==> run a <==
// cpu
module cpu(
	input clk,rst,
	output [9:0] instr_Addr,
	input [15:0] instr,
	output reg [8:0] data_Addr,
	output reg [15:0] write_data,
	input [15:0] read_data,
	output write_enable
    );
Settings: LEC_CHECK=0, CAP_MARGIN=20, CELL_PAD_IN_SITES_GLOBAL_PLACEMENT=1, CORE_ASPECT_RATIO=1.88, CORE_MARGIN=6, CORE_UTILIZATION=50, GPL_TIMING_DRIVEN=1, MAX_ROUTING_LAYER=met4, SETUP_SLACK_MARGIN=5.0, SLEW_MARGIN=20, TNS_END_PERCENT=70; clock period 212.0 ns.
run.sh (not shown) runs the stock make flow with config.mk's settings and CLKGATE_MAP_FILE=.
==> run b: changes against run a <==
- CAP_MARGIN: 20 -> 15
- CELL_PAD_IN_SITES_GLOBAL_PLACEMENT: 1 -> unset
- CORE_ASPECT_RATIO: 1.88 -> 1.2
- CORE_MARGIN: 6 -> 2
- CORE_UTILIZATION: 50 -> 72
- CTS_CLUSTER_DIAMETER: unset -> 198
- MAX_ROUTING_LAYER: met4 -> unset
- MIN_ROUTING_LAYER: unset -> met1
- SETUP_SLACK_MARGIN: 5.0 -> -1.34
- TNS_END_PERCENT: 70 -> unset
==> flow/constraint.sdc (replaced) <==
create_clock -name core_clock -period 116.0 [get_ports {clk}]
set_input_delay 23.2000 -clock core_clock [delete_from_list [all_inputs] [get_ports {clk}]]
set_output_delay 23.2000 -clock core_clock [all_outputs]
set_load 0.01 [all_outputs]
==> run c: changes against run a <==
- CELL_PAD_IN_SITES_GLOBAL_PLACEMENT: 1 -> unset
- CORE_ASPECT_RATIO: 1.88 -> unset
- CORE_MARGIN: 6 -> 2
- CORE_UTILIZATION: 50 -> 40
- GPL_TIMING_DRIVEN: 1 -> unset
- MAX_ROUTING_LAYER: met4 -> unset
- SETUP_SLACK_MARGIN: 5.0 -> unset
- TNS_END_PERCENT: 70 -> unset
==> flow/constraint.sdc (replaced) <==
create_clock -name core_clock -period 165.0 [get_ports {clk}]
set_input_delay 33.0000 -clock core_clock [delete_from_list [all_inputs] [get_ports {clk}]]
set_output_delay 33.0000 -clock core_clock [all_outputs]
set_load 0.01 [all_outputs]
==> qor summary <==
| metric | run b | run c | run a |
|---|---|---|---|
| Hold/Removal Path Class | - | flop to flop | flop to flop |
| Resize count post-CTS | 142 | 40 | 14 |
| Met3 wirelength from detailed routing | - | 25950 um | 36180 um |
| Die Y | 361.9 um | 442.4 um | 549.6 um |
| Max_slew headroom | - | 9.036% | 15.18% |
| Number of logic inverters in the finished layout | - | 1010 | 1010 |
| Total number of H-tree levels | 1 | 2 | 1 |
| Util after Layout | - | 48.07% | 54.83% |
| Tapcell Cnt | - | 2511 | 1980 |
| Terminating pin of the worst hold path | - | alu.sq.operand[11]$_SDFFE_PP0P_ | alu.sq.operand[11]$_SDFFE_PP0P_ |
| Sum of negative setup slack | - | 0 ns | 0 ns |
| Multi-Input Combinational | - | 8604 | 8607 |
| Status | aborted with a tool error | timing/DRC/antenna clean | timing/DRC/antenna clean |
| Stage where the flow stopped | 5_1_grt | - | - |
| Detailed-route vias per instance | - | 6.116 | 6.955 |
| Metal2 WL | - | 172900 um | 195500 um |
| Number of failing hold endpoints at the final stage | - | 0 | 0 |
| Critical path launch point type | - | input pin | input pin |
| Post-place setup slack | -25.79 ns | -1.583 ns | 1.930 ns |
| Worst-Skew Late Latency | - | 0.64 ns | 0.66 ns |
| Post-detailed-route DRC marker count | - | 0 | 0 |
| Die span in x | 302.3 um | 442.4 um | 298.0 um |

========
==> inputs of wip/yarrow <==
Starting RTL as in the previous note.
==> flow/design.v (excerpt) <==
module cpu(
	input clk,rst,
	output [9:0] instr_Addr,
	input [15:0] instr,
	output reg [8:0] data_Addr,
	output reg [15:0] write_data,
	input [15:0] read_data,
	output write_enable
    );
make LEC_CHECK=0 CAP_MARGIN=15 CORE_ASPECT_RATIO=1.2 CORE_MARGIN=2 CORE_UTILIZATION=23 CTS_CLUSTER_DIAMETER=153 GPL_TIMING_DRIVEN=1 MIN_ROUTING_LAYER=met1 PLACE_DENSITY_LB_ADDON=0.11 SETUP_SLACK_MARGIN=2.08 SLEW_MARGIN=20 finish   # period 164.0 ns
==> wip/fjord: changes against wip/yarrow <==
==> flow/config.mk (replaced) <==
export PLATFORM = sky130hd
export DESIGN_NAME = cpu
export DESIGN_NICKNAME = cpu
export VERILOG_FILES = /design/flow/design.v
export SDC_FILE = /design/flow/constraint.sdc
export NUM_CORES = 4
export LEC_CHECK = 0
export ABC_AREA = 1
export CAP_MARGIN = 20
export CORE_MARGIN = 2
export CORE_UTILIZATION = 57
export CTS_CLUSTER_DIAMETER = 225
export CTS_CLUSTER_SIZE = 98
export PLACE_DENSITY_LB_ADDON = 0.0
export SLEW_MARGIN = 20
==> flow/constraint.sdc (replaced) <==
create_clock -name core_clock -period 114.0 [get_ports {clk}]
set_input_delay 22.8000 -clock core_clock [delete_from_list [all_inputs] [get_ports {clk}]]
set_output_delay 22.8000 -clock core_clock [all_outputs]
set_load 0.01 [all_outputs]
==> impl_metrics.py <==
# Auto-generated metrics
metrics = {
    "logic_synthesis": {
        "top_cell_area_share": 0.183,
        "synth_area_mm2": 0.0794,
        "topCellsByArea": "fa_1 18%, nand2_1 13%, ha_1 11%",
    },
    "run_status": {
        "status": "did not finish",
        "haltStage": "5_1_grt",
        "tool.error": "[ERROR GRT-0232] Routing congestion too high. Check the congestion heatmap in the GUI.",
    },
    "placement": {
        "gp_congestion": 1.15,
    },
}
The numbers above come from wip/fjord.

==> impl_metrics.py <==
# Synthesis and PnR figures
metrics = {
    "final_layout": {
        "final_nets": 12500,
    },
    "final_timing": {
        "slew_viol_final": 0,
    },
    "logic_synthesis": {
        "topCellsByArea": "fa_1 19%, ha_1 11%, dfxtp_1 6.4%",
        "synth_area_mm2": 0.0769,
        "top_cell_area_share": 0.189,
    },
    "placement": {
        "gp_congestion": 0.970,
    },
    "run_status": {
        "status": "timing/DRC/antenna clean",
    },
}
The numbers above come from wip/yarrow.


========
==> job 1901 <==
cpu again, from the RTL that the note above started with.
Settings: LEC_CHECK=0, ABC_AREA=1, CAP_MARGIN=20, CELL_PAD_IN_SITES_DETAIL_PLACEMENT=1, CORE_MARGIN=2, CORE_UTILIZATION=40, CTS_CLUSTER_DIAMETER=228, GPL_ROUTABILITY_DRIVEN=0, GPL_TIMING_DRIVEN=0, HOLD_SLACK_MARGIN=0.17, MAX_ROUTING_LAYER=met4, MIN_ROUTING_LAYER=met2, PLACE_DENSITY_LB_ADDON=0.12, SLEW_MARGIN=20, TNS_END_PERCENT=75; clock period 165.0 ns.
==> job 1374: changes against job 1901 <==
==> flow/config.mk (replaced) <==
export PLATFORM = sky130hd
export DESIGN_NAME = cpu
export DESIGN_NICKNAME = cpu
export VERILOG_FILES = /design/flow/design.v
export SDC_FILE = /design/flow/constraint.sdc
export NUM_CORES = 4
export LEC_CHECK = 0
export ABC_AREA = 1
export CAP_MARGIN = 20
export CORE_MARGIN = 2
export CORE_UTILIZATION = 57
export PLACE_DENSITY_LB_ADDON = 0.0
export SLEW_MARGIN = 20
==> flow/constraint.sdc (replaced) <==
create_clock -name core_clock -period 237.0 [get_ports {clk}]
set_input_delay 47.4000 -clock core_clock [delete_from_list [all_inputs] [get_ports {clk}]]
set_output_delay 47.4000 -clock core_clock [all_outputs]
set_load 0.01 [all_outputs]
==> job 776: changes against job 1901 <==
==> flow/config.mk (replaced) <==
export PLATFORM = sky130hd
export DESIGN_NAME = cpu
export DESIGN_NICKNAME = cpu
export VERILOG_FILES = /design/flow/design.v
export SDC_FILE = /design/flow/constraint.sdc
export NUM_CORES = 4
export LEC_CHECK = 0
export CAP_MARGIN = 40
export CORE_ASPECT_RATIO = 1.2
export CORE_MARGIN = 2
export CORE_UTILIZATION = 23
export CTS_CLUSTER_DIAMETER = 153
export CTS_CLUSTER_SIZE = 23
export GPL_TIMING_DRIVEN = 1
export HOLD_SLACK_MARGIN = 0.16
export MIN_ROUTING_LAYER = met1
export PLACE_DENSITY = 0.57
export SLEW_MARGIN = 20
==> flow/constraint.sdc (replaced) <==
create_clock -name core_clock -period 164.0 [get_ports {clk}]
set_input_delay 32.8000 -clock core_clock [delete_from_list [all_inputs] [get_ports {clk}]]
set_output_delay 32.8000 -clock core_clock [all_outputs]
set_load 0.01 [all_outputs]
==> comparison <==
Job 1901 ended with an error in global routing (5_1_grt), error GRT-0116. Job 1374 went through all stages and came out clean. Job 776 finished clean.
Against job 776, the area after synthesis of job 1901 is larger by 3.2%.
Against job 776, the first-iteration DRC count of job 1374 is higher by about 45%.
Against job 776, the non-clock buffer count of job 1374 is lower by 815.

========
==> inputs of trial 3 <==
cpu again, from the RTL that the note above started with.
Settings: LEC_CHECK=0, ABC_AREA=1, CAP_MARGIN=5, CORE_ASPECT_RATIO=1.17, CORE_MARGIN=2, CORE_UTILIZATION=69, CTS_CLUSTER_DIAMETER=304, CTS_CLUSTER_SIZE=95, PLACE_DENSITY=0.38, SLEW_MARGIN=20, TNS_END_PERCENT=10; clock period 112.0 ns.
==> build 59: changes against trial 3 <==
==> flow/config.mk (replaced) <==
export PLATFORM = sky130hd
export DESIGN_NAME = cpu
export DESIGN_NICKNAME = cpu
export VERILOG_FILES = /design/flow/design.v
export SDC_FILE = /design/flow/constraint.sdc
export NUM_CORES = 4
export LEC_CHECK = 0
export CAP_MARGIN = 20
export CORE_MARGIN = 2
export CORE_UTILIZATION = 58
export SLEW_MARGIN = 20
==> flow/constraint.sdc (replaced) <==
create_clock -name core_clock -period 157.0 [get_ports {clk}]
set_input_delay 31.4000 -clock core_clock [delete_from_list [all_inputs] [get_ports {clk}]]
set_output_delay 31.4000 -clock core_clock [all_outputs]
set_load 0.01 [all_outputs]
==> trial 83: changes against trial 3 <==
==> flow/config.mk (replaced) <==
export PLATFORM = sky130hd
export DESIGN_NAME = cpu
export DESIGN_NICKNAME = cpu
export VERILOG_FILES = /design/flow/design.v
export SDC_FILE = /design/flow/constraint.sdc
export NUM_CORES = 4
export LEC_CHECK = 0
export CAP_MARGIN = 15
export CORE_ASPECT_RATIO = 1.2
export CORE_MARGIN = 2
export CORE_UTILIZATION = 72
export CTS_CLUSTER_DIAMETER = 45
export GPL_TIMING_DRIVEN = 1
export MIN_ROUTING_LAYER = met1
export PLACE_DENSITY_LB_ADDON = 0.25
export SETUP_SLACK_MARGIN = -1.34
export SLEW_MARGIN = 20
export TNS_END_PERCENT = 5
==> flow/constraint.sdc (replaced) <==
create_clock -name core_clock -period 110.0 [get_ports {clk}]
set_input_delay 22.0000 -clock core_clock [delete_from_list [all_inputs] [get_ports {clk}]]
set_output_delay 22.0000 -clock core_clock [all_outputs]
set_load 0.01 [all_outputs]
==> build 75: changes against trial 3 <==
==> flow/config.mk (replaced) <==
export PLATFORM = sky130hd
export DESIGN_NAME = cpu
export DESIGN_NICKNAME = cpu
export VERILOG_FILES = /design/flow/design.v
export SDC_FILE = /design/flow/constraint.sdc
export NUM_CORES = 4
export LEC_CHECK = 0
export CAP_MARGIN = 15
export CORE_ASPECT_RATIO = 1.2
export CORE_MARGIN = 2
export CORE_UTILIZATION = 58
export CTS_CLUSTER_DIAMETER = 153
export GPL_TIMING_DRIVEN = 1
export MIN_ROUTING_LAYER = met1
export SETUP_SLACK_MARGIN = -1.34
export SLEW_MARGIN = 20
==> flow/constraint.sdc (replaced) <==
create_clock -name core_clock -period 100.0 [get_ports {clk}]
set_input_delay 20.0000 -clock core_clock [delete_from_list [all_inputs] [get_ports {clk}]]
set_output_delay 20.0000 -clock core_clock [all_outputs]
set_load 0.01 [all_outputs]
==> results <==
Build 75 reached the layout checks and failed them: negative setup slack. Build 59 reached the layout checks and failed them: max-capacitance violations, max-slew violations, negative setup slack. Trial 3 stopped in global routing. Trial 83 failed in global routing with GRT-0116.
Of build 59 and build 75, build 75 has the higher worst hold slack (gap 0.019 ns).
Of build 75 and build 59, build 59 has the higher critical path depth (gap 27).
Setup slack: build 75 is worse than build 59 (31 ns).
Against build 75, the final area of build 59 is lower by 6.7%.
In synthesized area, build 59 and build 75 do not differ.
Against build 59, the via count of build 75 is higher by 5.0%.
==> figures <==
DRC viols: build 75 0; build 59 0; trial 3 -; trial 83 -
Cells on worst reg2reg path: build 75 552; build 59 581; trial 3 -; trial 83 -
Worst hold path stage count: build 75 2; build 59 2; trial 3 -; trial 83 -
Number of warnings in the stage logs: build 75 71; build 59 75; trial 3 -; trial 83 -
Crit. path cell count: build 75 550; build 59 577; trial 3 -; trial 83 -
N_diodes: build 75 26; build 59 9; trial 3 -; trial 83 -
Netlist Area Pre-Place: build 75 76900 um2; build 59 76900 um2; trial 3 79400 um2; trial 83 76900 um2
TritonCTS clock tree: build 75 yes; build 59 yes; trial 3 -; trial 83 -
Combinational gate area: build 75 68900 um2; build 59 69300 um2; trial 3 -; trial 83 -
Outcome: build 75 failed layout checks; build 59 failed layout checks; trial 3 aborted with a tool error; trial 83 aborted with a tool error
Stage where the flow stopped: build 75 -; build 59 -; trial 3 global routing; trial 83 global routing
Reasons for failing layout checks: build 75 negative setup slack; build 59 max-capacitance violations, max-slew violations, negative setup slack; trial 3 -; trial 83 -
AND-OR/OR-AND share of the synthesized area: build 75 22.4%; build 59 22.4%; trial 3 15.3%; trial 83 22.4%
